job 7673:
Design alu16bit, start of the top module:
module alu16bit (
  input clk,                 
  input reset,               
  input [2:0] operation,     
  input [15:0] operand_A,
  input [15:0] operand_B,
  output reg [31:0] result, 
  output reg carry_flag,
  output reg zero_flag
);
parameter [2:0] ADD  = 3'b000,
                SUB  = 3'b001,
                MUL  = 3'b010,
                AND  = 3'b011,
                OR   = 3'b100,
                NAND = 3'b101,
                NOR  = 3'b110,
                XOR  = 3'b111;
reg [31:0] alu_result;  
reg alu_carry;
reg alu_zero;
always @(*) begin
  alu_result = 32'b0;
  alu_carry  = 1'b0;
  alu_zero   = 1'b0;
  case (operation)
    ADD: begin
      {alu_carry, alu_result} = {1'b0, operand_A} + {1'b0, operand_B};
      alu_zero = (alu_result[15:0] == 16'b0);
    end
    SUB: begin
      {alu_carry, alu_result} = {1'b0, operand_A} - {1'b0, operand_B};
      alu_zero = (alu_result[15:0] == 16'b0);
    end
    MUL: begin
      alu_result = operand_A * operand_B;   
      alu_zero = (alu_result == 32'b0);
    end
    AND: begin
      alu_result = {16'b0, (operand_A & operand_B)};
      alu_zero = (alu_result[15:0] == 16'b0);
    end
    OR: begin
      alu_result = {16'b0, (operand_A | operand_B)};
      alu_zero = (alu_result[15:0] == 16'b0);
    end
    NAND: begin
      alu_result = {16'b0, ~(operand_A & operand_B)};
      alu_zero = (alu_result[15:0] == 16'b0);
    end
  ...
For scale: about 34 flip-flops, roughly 71 I/O pins.
export LEC_CHECK = 0
export CAP_MARGIN = 20
export CORE_MARGIN = 2
export CORE_UTILIZATION = 66
export CTS_CLUSTER_DIAMETER = 51
export MAX_ROUTING_LAYER = met4
export SLEW_MARGIN = 20
create_clock -name core_clock -period 7.37 [get_ports {clk}]
run.sh (not shown) runs the stock make flow with config.mk's settings and CLKGATE_MAP_FILE=.
Job 7673 completed end to end; final checks failed (setup timing).
diff inputs: job 7673 => job 4708
- MAX_ROUTING_LAYER no longer set, was met4
- CTS_CLUSTER_DIAMETER no longer set, was 51
- CORE_UTILIZATION now 59, was 66
- the clock period (ns, I/O delays scaled along) now 5.07, was 7.37
==> comparison <==
Job 4708 terminated abnormally: global routing reported GRT-0232.
Number of enable-type register cells in the synthesized netlist: job 4708 vs job 7673 identical
Comparing job 7673 and job 4708, the lower post-CTS repair timing setup buffer count was measured on job 7673.
| CTS sink count | job 7673 vs job 4708 | ≈ equal |
Job 4708 has post-cts sizing count above what job 7673 had.
From job 7673 to job 4708 the numbers moved as follows: area figure in the yosys stat output ~0 delta; placed wire-length estimate after detailed placement roughly the same; initial cell density of the core lower; synthesized area comparable.
From job 4708 to job 7673, instance tally after logic synthesis did not move at all.
Cmp job 7673 and job 4708 / worst setup slack after placement / lower: job 4708
Modified inputs, job 5864 compared to job 4708
- an added HOLD_SLACK_MARGIN of -0.09
- a change of CORE_UTILIZATION from 59 to 65
- an added TNS_END_PERCENT of 100
- a change of the clock period (ns, I/O delays scaled along) from 5.07 to 7.2
--- outcome ---
Job 5864 | ERROR | global routing
Going from job 4708 to job 5864, the die width was found to have gone down by about 4.6%.
As of job 5864, number of setup buffers added after CTS had fallen by more than half compared to job 4708.
Cmp job 5864 vs job 4708: post-CTS resize count lower in job 5864
Measured against job 4708, the area of the die of job 5864 comes out at 0.910 times the reference value.
Chip area from the yosys synthesis statistics: job 5864 vs job 4708 identical
Summary of job 5864 over job 4708: die height now smaller, total I/O pin count comparable, instance area after placement now smaller.

The RTL this note starts from:
==> flow/design.v <==
module alu16bit (
  input clk,                 
  input reset,               
  input [2:0] operation,     
  input [15:0] operand_A,
  input [15:0] operand_B,
  output reg [31:0] result, 
  output reg carry_flag,
  output reg zero_flag
);
parameter [2:0] ADD  = 3'b000,
                SUB  = 3'b001,
                MUL  = 3'b010,
                AND  = 3'b011,
                OR   = 3'b100,
                NAND = 3'b101,
                NOR  = 3'b110,
                XOR  = 3'b111;
reg [31:0] alu_result;  
reg alu_carry;
reg alu_zero;
always @(*) begin
  alu_result = 32'b0;
  alu_carry  = 1'b0;
  alu_zero   = 1'b0;
  case (operation)
    ADD: begin
      {alu_carry, alu_result} = {1'b0, operand_A} + {1'b0, operand_B};
      alu_zero = (alu_result[15:0] == 16'b0);
    end
    SUB: begin
      {alu_carry, alu_result} = {1'b0, operand_A} - {1'b0, operand_B};
      alu_zero = (alu_result[15:0] == 16'b0);
    end
    MUL: begin
      alu_result = operand_A * operand_B;   
      alu_zero = (alu_result == 32'b0);
    end
    AND: begin
      alu_result = {16'b0, (operand_A & operand_B)};
      alu_zero = (alu_result[15:0] == 16'b0);
    end
    OR: begin
      alu_result = {16'b0, (operand_A | operand_B)};
      alu_zero = (alu_result[15:0] == 16'b0);
    end
    NAND: begin
      alu_result = {16'b0, ~(operand_A & operand_B)};
      alu_zero = (alu_result[15:0] == 16'b0);
    end
    NOR: begin
      alu_result = {16'b0, ~(operand_A | operand_B)};
      alu_zero = (alu_result[15:0] == 16'b0);
    end
    XOR: begin
      alu_result = {16'b0, (operand_A ^ operand_B)};
      alu_zero = (alu_result[15:0] == 16'b0);
    end
    default: begin
      alu_result = 32'b0;
      alu_carry  = 1'b0;
      alu_zero   = 1'b1;
    end
  endcase
end
always @(posedge clk) begin
  if (reset) begin
    result     <= 32'b0;
    carry_flag <= 1'b0;
    zero_flag  <= 1'b0;
  end else begin
    result     <= alu_result;
    carry_flag <= alu_carry;
    zero_flag  <= alu_zero;
  end
end
endmodule
clock: 6.98 ns
lec_check: 0
cap_margin: 20
core_margin: 2
core_utilization: 69
cts_cluster_diameter: 49
cts_cluster_size: 21
hold_slack_margin: -0.09
setup_slack_margin: -0.49
slew_margin: 20
The baseline did not get past global routing (5_1_grt) with GRT-0232.
Rerun with:
- CORE_UTILIZATION: 69 -> 40
- CTS_CLUSTER_DIAMETER: 49 -> unset
- CTS_CLUSTER_SIZE: 21 -> unset
- HOLD_SLACK_MARGIN: -0.09 -> unset
- SETUP_SLACK_MARGIN: -0.49 -> unset
- clock period: 6.98 -> 7.11 ns (I/O delays scaled with it)
After rerunning: This time the run produced a clean layout. Synthesized cell count does not change. Die size rose by 70%. Area after synthesis stays the same.
Rerun with:
- CORE_UTILIZATION: 40 -> 59
- clock period: 7.11 -> 5.09 ns (I/O delays scaled with it)
After rerunning: Now the flow never finished: it broke off in global routing (5_1_grt). Area after synthesis stays the same. Synthesized cell count is unchanged. Die area falls by 32%.
Rerun with:
- CORE_UTILIZATION: 59 -> 65
- clock period: 5.09 -> 5.62 ns (I/O delays scaled with it)
After rerunning:
- The changed run died in global routing (5_1_grt) on GRT-0116
- synthesized cell count stays the same
- die size went down by 9.0%
- area after synthesis does not change

v49:
// alu16bit: RTL as listed in full above, without the edits since
==> flow/config.mk <==
export PLATFORM = sky130hd
export DESIGN_NAME = alu16bit
export DESIGN_NICKNAME = alu16bit
export VERILOG_FILES = /design/flow/design.v
export SDC_FILE = /design/flow/constraint.sdc
export NUM_CORES = 4
export LEC_CHECK = 0
export CAP_MARGIN = 20
export CORE_MARGIN = 2
export CORE_UTILIZATION = 72
export CTS_CLUSTER_SIZE = 51
export PLACE_DENSITY_LB_ADDON = 0.0
export SETUP_SLACK_MARGIN = 1.53
export SLEW_MARGIN = 20
export TNS_END_PERCENT = 5
==> flow/constraint.sdc <==
create_clock -name core_clock -period 5.43 [get_ports {clk}]
set_input_delay 1.0860 -clock core_clock [delete_from_list [all_inputs] [get_ports {clk}]]
set_output_delay 1.0860 -clock core_clock [all_outputs]
set_load 0.01 [all_outputs]
v49 got as far as clock tree synthesis (4_1_cts), where a tool error ended the run.
#### Input delta (v33 over v49)
Settings: removing CTS_CLUSTER_SIZE (formerly 51); removing SETUP_SLACK_MARGIN (formerly 1.53); setting CTS_CLUSTER_DIAMETER to 358 for the first time; changing CORE_UTILIZATION from 72 to 69; setting PLACE_DENSITY to 0.66 for the first time; removing PLACE_DENSITY_LB_ADDON (formerly 0.0); changing the clock period (ns, I/O delays scaled along) from 5.43 to 7.2.
==> comparison <==
The worst slack after detailed placement of v33 exceeds that of v49 by 1.28 ns. Relative to v49, global placer's final weighted congestion has decreased by 4.3% in v33. Not one of v49 and v33 finished clean. The flow ended early for v33: it failed with a tool error in global routing (5_1_grt). v49 never completed; the flow aborted with a tool error in clock tree synthesis (4_1_cts). Summary of v33 over v49: row count +1, die area +4.2%.
> inputs changed (v33 -> v53)
Settings: SETUP_SLACK_MARGIN newly set to -0.22; PLACE_DENSITY changed from 0.66 to 0.91; CTS_CLUSTER_DIAMETER removed (was 358); CORE_UTILIZATION changed from 69 to 53; TNS_END_PERCENT removed (was 5).
Notes after the runs:
- v33 -> v53: simple-gate share of the synthesized area flat
- Final weighted congestion of routability-driven global placement down about 6% in v53 wrt v33
- v53 — starting utilization of the core area 16 points lower, v33 as reference
- The total die size number comes out higher for v53 vs v33.
- Between v33 and v53, post-CTS setup-driven buffer insertion count decreased.
- From v53 to v33, number of levels the H-tree was split into did not move at all.
- The post-synthesis sequential element count was comparable across v53 and v33.
- Summary of v53 over v33: total instance count after detailed placement increased by 3.7% relative to the old numbers, height of the die rose by 14%.
- Tool error GRT-0116 stopped v33 during global routing (5_1_grt); no final results.
- The layout from v53, despite a flow that completed every stage, fails the layout checks, with the failing checks listed as negative setup slack.

== red ==
RTL: the design.v shown in full above, as it stands there.
Settings: LEC_CHECK=0, CAP_MARGIN=20, CORE_MARGIN=2, CORE_UTILIZATION=66, CTS_CLUSTER_DIAMETER=57, MAX_ROUTING_LAYER=met4, SLEW_MARGIN=20, TNS_END_PERCENT=5; clock period 7.2 ns.
To summarise red: no stage aborted, but the layout did not pass its checks, failing on setup timing.
--- input diff red..blue ---
--- a/flow/config.mk
+++ b/flow/config.mk
@@ -10,3 +10,3 @@
-export CORE_UTILIZATION = 66
-export CTS_CLUSTER_DIAMETER = 57
-export MAX_ROUTING_LAYER = met4
+export CORE_UTILIZATION = 40
+export PLACE_DENSITY = 0.95
+export SETUP_SLACK_MARGIN = -0.22
@@ -14 +14 @@
-export TNS_END_PERCENT = 5
+export TNS_END_PERCENT = 35
Findings:
blue had finished all stages when the layout checks came back failing, citing setup timing.
Summary: hold slack, blue worse than red
Final cell area excluding filler cells sits lower in blue than in red.
Setup slack for blue is higher than for red.
Horizontal die dimension delta for blue relative to red: about 28% higher
## Diff of input files: green against blue
--- a/flow/config.mk
+++ b/flow/config.mk
@@ -11,2 +10,0 @@
-export PLACE_DENSITY = 0.95
-export SETUP_SLACK_MARGIN = -0.22
@@ -14 +11,0 @@
-export TNS_END_PERCENT = 35
Of blue and green, only green finishes the flow clean. blue -> stages 100% | layout checks FAIL | setup timing. Detailed placement HPWL: green > blue. Non-clock buffer count went up by more than a quarter going from blue to green. Re critical path depth: green is about 8% down on blue. Number of DRC markers in iteration 0 was lower in the run labelled green. Between blue and green, the clock input transition at the sequential cells of the worst setup and hold paths does not differ in any meaningful way. Per the comparison of green with blue, tally of non-filler cells in the final layout went up by 3.6%, highest fanout seen on the critical path went down by 6, cell area after technology mapping was more or less identical, final cell utilization of the core went up by 3.2 points.
### green -> orange
--- a/flow/config.mk
+++ b/flow/config.mk
@@ -10 +10,3 @@
-export CORE_UTILIZATION = 40
+export CORE_UTILIZATION = 66
+export CTS_CLUSTER_DIAMETER = 51
+export MAX_ROUTING_LAYER = met4
@@ -11,0 +14 @@
+export TNS_END_PERCENT = 5
Findings:
Final-layout worst hold slack, green and orange: higher on orange
Summary of orange over green: total antenna diodes in the routed design picked up an extra 6; instance tally after logic synthesis neither gained nor lost much; final worst-path cycle share picked up an extra 20 points.
The clock-buffer cell count number comes out lower for green vs orange.
Number of primary I/O pins: green vs orange identical
orange finished all stages; however, its layout fails the closing checks, the failures being setup timing.
--- input diff orange..purple ---
--- a/flow/config.mk
+++ b/flow/config.mk
@@ -9,4 +9,3 @@
-export CORE_MARGIN = 2
-export CORE_UTILIZATION = 66
-export CTS_CLUSTER_DIAMETER = 51
-export MAX_ROUTING_LAYER = met4
+export CORE_MARGIN = 3
+export CORE_UTILIZATION = 40
+export GPL_ROUTABILITY_DRIVEN = 0
@@ -14 +12,0 @@
-export TNS_END_PERCENT = 5
Notes after the runs:
orange → purple: layout-stage area growth over the synthesis result has increased, core utilization of the finished layout has decreased, highest attainable clock frequency has increased, sequential cell area share has decreased, final cell count has increased.
Detailed route wirelength on metal3 for purple: 6.5 mm down relative to orange
purple finished all stages; the layout is clean.
Worst setup path endpoint = zero_flag: orange; worst setup path endpoint = result[30]: purple
NOTE met1 layer wirelength in the final routing orange->purple increased by a few percent
Tap cell instance count for purple: 162 up relative to orange

Setup of main:
RTL: the design.v shown in full above, as it stands there.
Settings: LEC_CHECK=0, CAP_MARGIN=20, CORE_MARGIN=2, CORE_UTILIZATION=58, SETUP_SLACK_MARGIN=1.49, SLEW_MARGIN=20; clock period 5.09 ns.
main failed in global routing (5_1_grt) with GRT-0232.
## Diff of input files: the feature branch against main
Settings: an added TNS_END_PERCENT of 5; a deleted SETUP_SLACK_MARGIN that had been 1.49; a change of the clock period (ns, I/O delays scaled along) from 5.09 to 7.2.
## What came out
- Status(main) = ERROR, stage = global routing (5_1_grt)
- From the logs: the feature branch reached the end of the flow and failed the layout checks with setup timing.
- Post-detailed-placement cell area, the feature branch vs main: down by a few percent
- Where half-perimeter wire length after placement is concerned, main is outperformed by the feature branch.
- Post-cts resize count shrinks by more than a quarter when moving from main to the feature branch.
- Reported for main and the feature branch, synthesized area turned out identical to the last digit.
- Sequential area share after synthesis: main vs the feature branch identical
- Min number of placed instances with taps included across main and the feature branch: the feature branch

RTL: the design.v shown in full above, as it stands there.
Settings: LEC_CHECK=0, CAP_MARGIN=20, CORE_MARGIN=2, CORE_UTILIZATION=39, SLEW_MARGIN=20; clock period 7.11 ns.
Next try:
Settings changed: ABC_AREA set to 1, CORE_UTILIZATION 39 to 61, CTS_CLUSTER_SIZE set to 100.
The new run finished with timing, DRC and antenna clean.
Count of clock-buffer cells in the layout is unchanged.
Hold slack gets worse by 0.14 ns.
Setup slack got worse by 0.017 ns.
Area after synthesis rose by about 10%.
Utilization climbs by 22 points.
Non-clock buffer count came out lower by 144.
First-iteration DRC count went up by 46%.
Routed wire length went up by about 7%.
Next try:
Settings changed: ABC_AREA 1 to not set, CORE_UTILIZATION 61 to 40, CTS_CLUSTER_DIAMETER set to 379, SETUP_SLACK_MARGIN set to -0.22.
Clock period 7.11 ns to 7.2 ns, I/O delays scaled along.
=> The changed run finished but failed the layout checks on setup timing; global-route usage decreases by 12 points; final area decreases by 3.3%; wire length decreases by 8.9%; die area increases by about 38%; utilization decreases by 23 points; critical path depth decreases by 5; clock-buffer cell count increases by 1.
Next try:
Settings changed: CORE_UTILIZATION 40 to 53, CTS_CLUSTER_DIAMETER 379 to not set, CTS_CLUSTER_SIZE 100 to not set, PLACE_DENSITY set to 0.8.
After rerunning:
- The changed run produced a layout that fails on setup timing
- critical path depth rises by 2
- clock-buffer cell count falls by 1
- maximum frequency falls slightly
- non-clock buffer count falls by 50
- synthesized cell count stays the same
- core utilization rises by 15 points
- sequential share of layout area rises by 0.15 points
- global-route usage rises by 9.3 points
- synthesized area stays the same
- hold slack is better by 0.013 ns

RTL: the design.v shown in full above, as it stands there.
Settings: LEC_CHECK=0, ABC_AREA=1, CAP_MARGIN=20, CORE_MARGIN=2, CORE_UTILIZATION=72, CTS_CLUSTER_DIAMETER=235, SLEW_MARGIN=20; clock period 5.62 ns.
The starting point stopped in global routing with GRT-0116.
Change:
--- a/flow/config.mk
+++ b/flow/config.mk
@@ -7,7 +7,7 @@
 export LEC_CHECK = 0
-export ABC_AREA = 1
 export CAP_MARGIN = 20
 export CORE_MARGIN = 2
-export CORE_UTILIZATION = 72
-export CTS_CLUSTER_DIAMETER = 235
+export CORE_UTILIZATION = 70
+export CTS_CLUSTER_SIZE = 34
+export SETUP_SLACK_MARGIN = 1.12
 export SLEW_MARGIN = 20
Result:
- With this change the flow did not get past clock tree synthesis (DPL-0033)
- area after synthesis fell by 9.0%
- die size went down by about 6%
- synthesized cell count came out lower by 24%
Change:
--- a/flow/config.mk
+++ b/flow/config.mk
@@ -7,7 +7,6 @@
 export LEC_CHECK = 0
+export ABC_AREA = 1
 export CAP_MARGIN = 20
 export CORE_MARGIN = 2
-export CORE_UTILIZATION = 70
-export CTS_CLUSTER_SIZE = 34
-export SETUP_SLACK_MARGIN = 1.12
+export CORE_UTILIZATION = 62
 export SLEW_MARGIN = 20
==> flow/constraint.sdc (replaced) <==
create_clock -name core_clock -period 6.0 [get_ports {clk}]
set_input_delay 1.2000 -clock core_clock [delete_from_list [all_inputs] [get_ports {clk}]]
set_output_delay 1.2000 -clock core_clock [all_outputs]
set_load 0.01 [all_outputs]
=> The new run failed in global routing (GRT-0116). Die size goes up by 23%. Area after synthesis grows by 9.9%. Synthesized cell count went up by 31%.
